==> branch raven: inputs <==
Design Top_FFT, start of the top module:
module Top_FFT #(
    parameter   INTEGER_SIZE = 4,
                FRACT_SIZE = 14,
                NFFT = 64
) (
    input       wire                                             clk, rst,
    input       wire                                             start_FFT,
    input       wire    signed  [INTEGER_SIZE+FRACT_SIZE-1:0]    serial_in_r, serial_in_i,
    output      wire    signed  [INTEGER_SIZE+FRACT_SIZE-1:0]    serial_out_r, serial_out_i,
    output      wire                                             end_FFT, data_valid_FFT
);
localparam DATA_WIDTH = INTEGER_SIZE+FRACT_SIZE ;
wire    [$clog2(NFFT)-1:0]        start_stages;
wire    [DATA_WIDTH-1:0]        stage2_in_r, stage2_in_i;
wire    [DATA_WIDTH-1:0]        stage3_in_r, stage3_in_i;
wire    [DATA_WIDTH-1:0]        stage4_in_r, stage4_in_i;
wire    [DATA_WIDTH-1:0]        stage5_in_r, stage5_in_i;
wire    [DATA_WIDTH-1:0]        stage6_in_r, stage6_in_i;
wire    [DATA_WIDTH-1:0]        stage7_in_r, stage7_in_i;
FFT_1st_stage #(.INTEGER_SIZE(INTEGER_SIZE), .FRACT_SIZE(FRACT_SIZE), .STAGE_NO(1), .NFFT(NFFT)) ST1 (
    .clk(clk),
    .rst(rst),
    .start_conv(start_stages[0]),
    .serial_in_r(serial_in_r),
    .serial_in_i(serial_in_i),
    .serial_out_r(stage2_in_r),
    .serial_out_i(stage2_in_i)
);
FFT_2nd_stage #(.INTEGER_SIZE(INTEGER_SIZE), .FRACT_SIZE(FRACT_SIZE), .STAGE_NO(2), .NFFT(NFFT)) ST2 (
  ...
make LEC_CHECK=0 CAP_MARGIN=20 CELL_PAD_IN_SITES_DETAIL_PLACEMENT=1 CELL_PAD_IN_SITES_GLOBAL_PLACEMENT=1 CORE_MARGIN=2 CORE_UTILIZATION=44 CTS_CLUSTER_SIZE=96 GPL_TIMING_DRIVEN=1 HOLD_SLACK_MARGIN=0.22 PLACE_DENSITY_LB_ADDON=0.17 SLEW_MARGIN=40 finish   # period 18.0 ns
run.sh (not shown) runs the stock make flow with config.mk's settings and CLKGATE_MAP_FILE=.
==> inputs of branch cedar, as changes to branch raven <==
- CELL_PAD_IN_SITES_DETAIL_PLACEMENT: 1 -> unset
- CELL_PAD_IN_SITES_GLOBAL_PLACEMENT: 1 -> unset
- CORE_UTILIZATION: 44 -> 72
- CTS_CLUSTER_SIZE: 96 -> unset
- GPL_TIMING_DRIVEN: 1 -> unset
- HOLD_SLACK_MARGIN: 0.22 -> unset
- PLACE_DENSITY: unset -> 0.4
- PLACE_DENSITY_LB_ADDON: 0.17 -> unset
- SLEW_MARGIN: 40 -> 20
==> flow/constraint.sdc (replaced) <==
create_clock -name core_clock -period 6.18 [get_ports {clk}]
set_input_delay 1.2360 -clock core_clock [delete_from_list [all_inputs] [get_ports {clk}]]
set_output_delay 1.2360 -clock core_clock [all_outputs]
set_load 0.01 [all_outputs]
==> notes <==
Branch cedar died in global routing (5_1_grt), error GRT-0232. Branch raven ran to the end with no violations. Synthesized area is the same in branch cedar and branch raven. In synthesized cell count, branch cedar and branch raven do not differ. Between branch raven and branch cedar, the lower die area is in branch cedar (gap 63%, measured against branch cedar).
==> figures <==
item	branch raven	branch cedar
#FFs+latches synth	3367	3367
Die height	688 um	538 um
Number of core rows	251	196
Die footprint	473000 sq um	290000 sq um
Share of the core filled by cells before placement	44.1%	72.2%
Cells after DPL	23753	22847
Post-place setup slack	7.53 ns	-2.09 ns
Placer Congestion	0.830	0.945
Area inside the core boundary	466000 sq um	285000 sq um
Result of the run	finished clean	aborted with a tool error
Last stage reached	-	global routing (5_1_grt)
Number of cells upsized or downsized after cts	0	269
Setup Buffers After CTS	0	43
Placed wire-length estimate after detailed placement	382 mm	393 mm
Clock buffers created by TritonCTS	354	325
Post-place instance area	214000 sq um	224000 sq um
DIE WIDTH	688 um	538 um


==> inputs of run E <==
Starting RTL as in the previous note.
## Top_FFT
module Top_FFT #(
    parameter   INTEGER_SIZE = 4,
                FRACT_SIZE = 14,
                NFFT = 64
) (
    input       wire                                             clk, rst,
    input       wire                                             start_FFT,
    input       wire    signed  [INTEGER_SIZE+FRACT_SIZE-1:0]    serial_in_r, serial_in_i,
    output      wire    signed  [INTEGER_SIZE+FRACT_SIZE-1:0]    serial_out_r, serial_out_i,
    output      wire                                             end_FFT, data_valid_FFT
);
localparam DATA_WIDTH = INTEGER_SIZE+FRACT_SIZE ;
wire    [$clog2(NFFT)-1:0]        start_stages;
wire    [DATA_WIDTH-1:0]        stage2_in_r, stage2_in_i;
wire    [DATA_WIDTH-1:0]        stage3_in_r, stage3_in_i;
wire    [DATA_WIDTH-1:0]        stage4_in_r, stage4_in_i;
wire    [DATA_WIDTH-1:0]        stage5_in_r, stage5_in_i;
wire    [DATA_WIDTH-1:0]        stage6_in_r, stage6_in_i;
wire    [DATA_WIDTH-1:0]        stage7_in_r, stage7_in_i;
FFT_1st_stage #(.INTEGER_SIZE(INTEGER_SIZE), .FRACT_SIZE(FRACT_SIZE), .STAGE_NO(1), .NFFT(NFFT)) ST1 (
    .clk(clk),
    .rst(rst),
    .start_conv(start_stages[0]),
    .serial_in_r(serial_in_r),
    .serial_in_i(serial_in_i),
    .serial_out_r(stage2_in_r),
    .serial_out_i(stage2_in_i)
);
FFT_2nd_stage #(.INTEGER_SIZE(INTEGER_SIZE), .FRACT_SIZE(FRACT_SIZE), .STAGE_NO(2), .NFFT(NFFT)) ST2 (
    .clk(clk),
    .rst(rst),
    .start_conv(start_stages[1]),
    .serial_in_r(stage2_in_r),
    .serial_in_i(stage2_in_i),
    .serial_out_r(stage3_in_r),
    .serial_out_i(stage3_in_i)
);
FFT_3rd_stage #(.INTEGER_SIZE(INTEGER_SIZE), .FRACT_SIZE(FRACT_SIZE), .STAGE_NO(3), .NFFT(NFFT)) ST3 (
  ...
export LEC_CHECK = 0
export CAP_MARGIN = 20
export CORE_MARGIN = 2
export CORE_UTILIZATION = 63
export PLACE_DENSITY = 0.6
export SETUP_SLACK_MARGIN = 1.93
export SLEW_MARGIN = 20
create_clock -name core_clock -period 7.82 [get_ports {clk}]
==> run P: changes against run E <==
--- a/flow/config.mk
+++ b/flow/config.mk
@@ -9,5 +9,4 @@
 export CORE_MARGIN = 2
-export CORE_UTILIZATION = 63
+export CORE_UTILIZATION = 16
 export PLACE_DENSITY = 0.6
-export SETUP_SLACK_MARGIN = 1.93
 export SLEW_MARGIN = 20
==> flow/constraint.sdc (replaced) <==
create_clock -name core_clock -period 12.5 [get_ports {clk}]
set_input_delay 2.5000 -clock core_clock [delete_from_list [all_inputs] [get_ports {clk}]]
set_output_delay 2.5000 -clock core_clock [all_outputs]
set_load 0.01 [all_outputs]
==> run Z: changes against run E <==
--- a/flow/config.mk
+++ b/flow/config.mk
@@ -9,5 +9,5 @@
 export CORE_MARGIN = 2
-export CORE_UTILIZATION = 63
+export CORE_UTILIZATION = 72
+export CTS_CLUSTER_DIAMETER = 227
 export PLACE_DENSITY = 0.6
-export SETUP_SLACK_MARGIN = 1.93
 export SLEW_MARGIN = 20
==> flow/constraint.sdc (replaced) <==
create_clock -name core_clock -period 7.48 [get_ports {clk}]
set_input_delay 1.4960 -clock core_clock [delete_from_list [all_inputs] [get_ports {clk}]]
set_output_delay 1.4960 -clock core_clock [all_outputs]
set_load 0.01 [all_outputs]
==> run R: changes against run E <==
--- a/flow/config.mk
+++ b/flow/config.mk
@@ -8,6 +8,8 @@
 export CAP_MARGIN = 20
+export CORE_ASPECT_RATIO = 0.5
 export CORE_MARGIN = 2
-export CORE_UTILIZATION = 63
+export CORE_UTILIZATION = 72
+export CTS_CLUSTER_DIAMETER = 227
 export PLACE_DENSITY = 0.6
-export SETUP_SLACK_MARGIN = 1.93
+export SETUP_SLACK_MARGIN = 1.98
 export SLEW_MARGIN = 20
==> flow/constraint.sdc (replaced) <==
create_clock -name core_clock -period 7.41 [get_ports {clk}]
set_input_delay 1.4820 -clock core_clock [delete_from_list [all_inputs] [get_ports {clk}]]
set_output_delay 1.4820 -clock core_clock [all_outputs]
set_load 0.01 [all_outputs]
==> comparison <==
Run P produced a clean layout. Run Z ended with an error in clock tree synthesis. Run E reached the layout checks and failed them: setup timing. Run R never finished: it broke off in detailed placement. Against run E, the global-route usage of run P is lower by 24 points. Of run P and run E, run E has the higher total power (gap 42%, measured against run E). Of run P and run E, run E has the higher via count (gap 3.9%, measured against run E). Against run E, the utilization of run P is lower by 53 points. In synthesized cell count, run R and run P do not differ. Die area: run P > run E > run R > run Z. In run E the first-iteration DRC count is larger than in run P, by about 25%. Cell area: run E is lower than run P (2.1%). Of run E and run P, run P has the higher worst setup slack (gap 2200 ps). Sequential cell count is the same in run E and run P.
Power figures rest on the tool's default switching activity, not on a simulated workload.
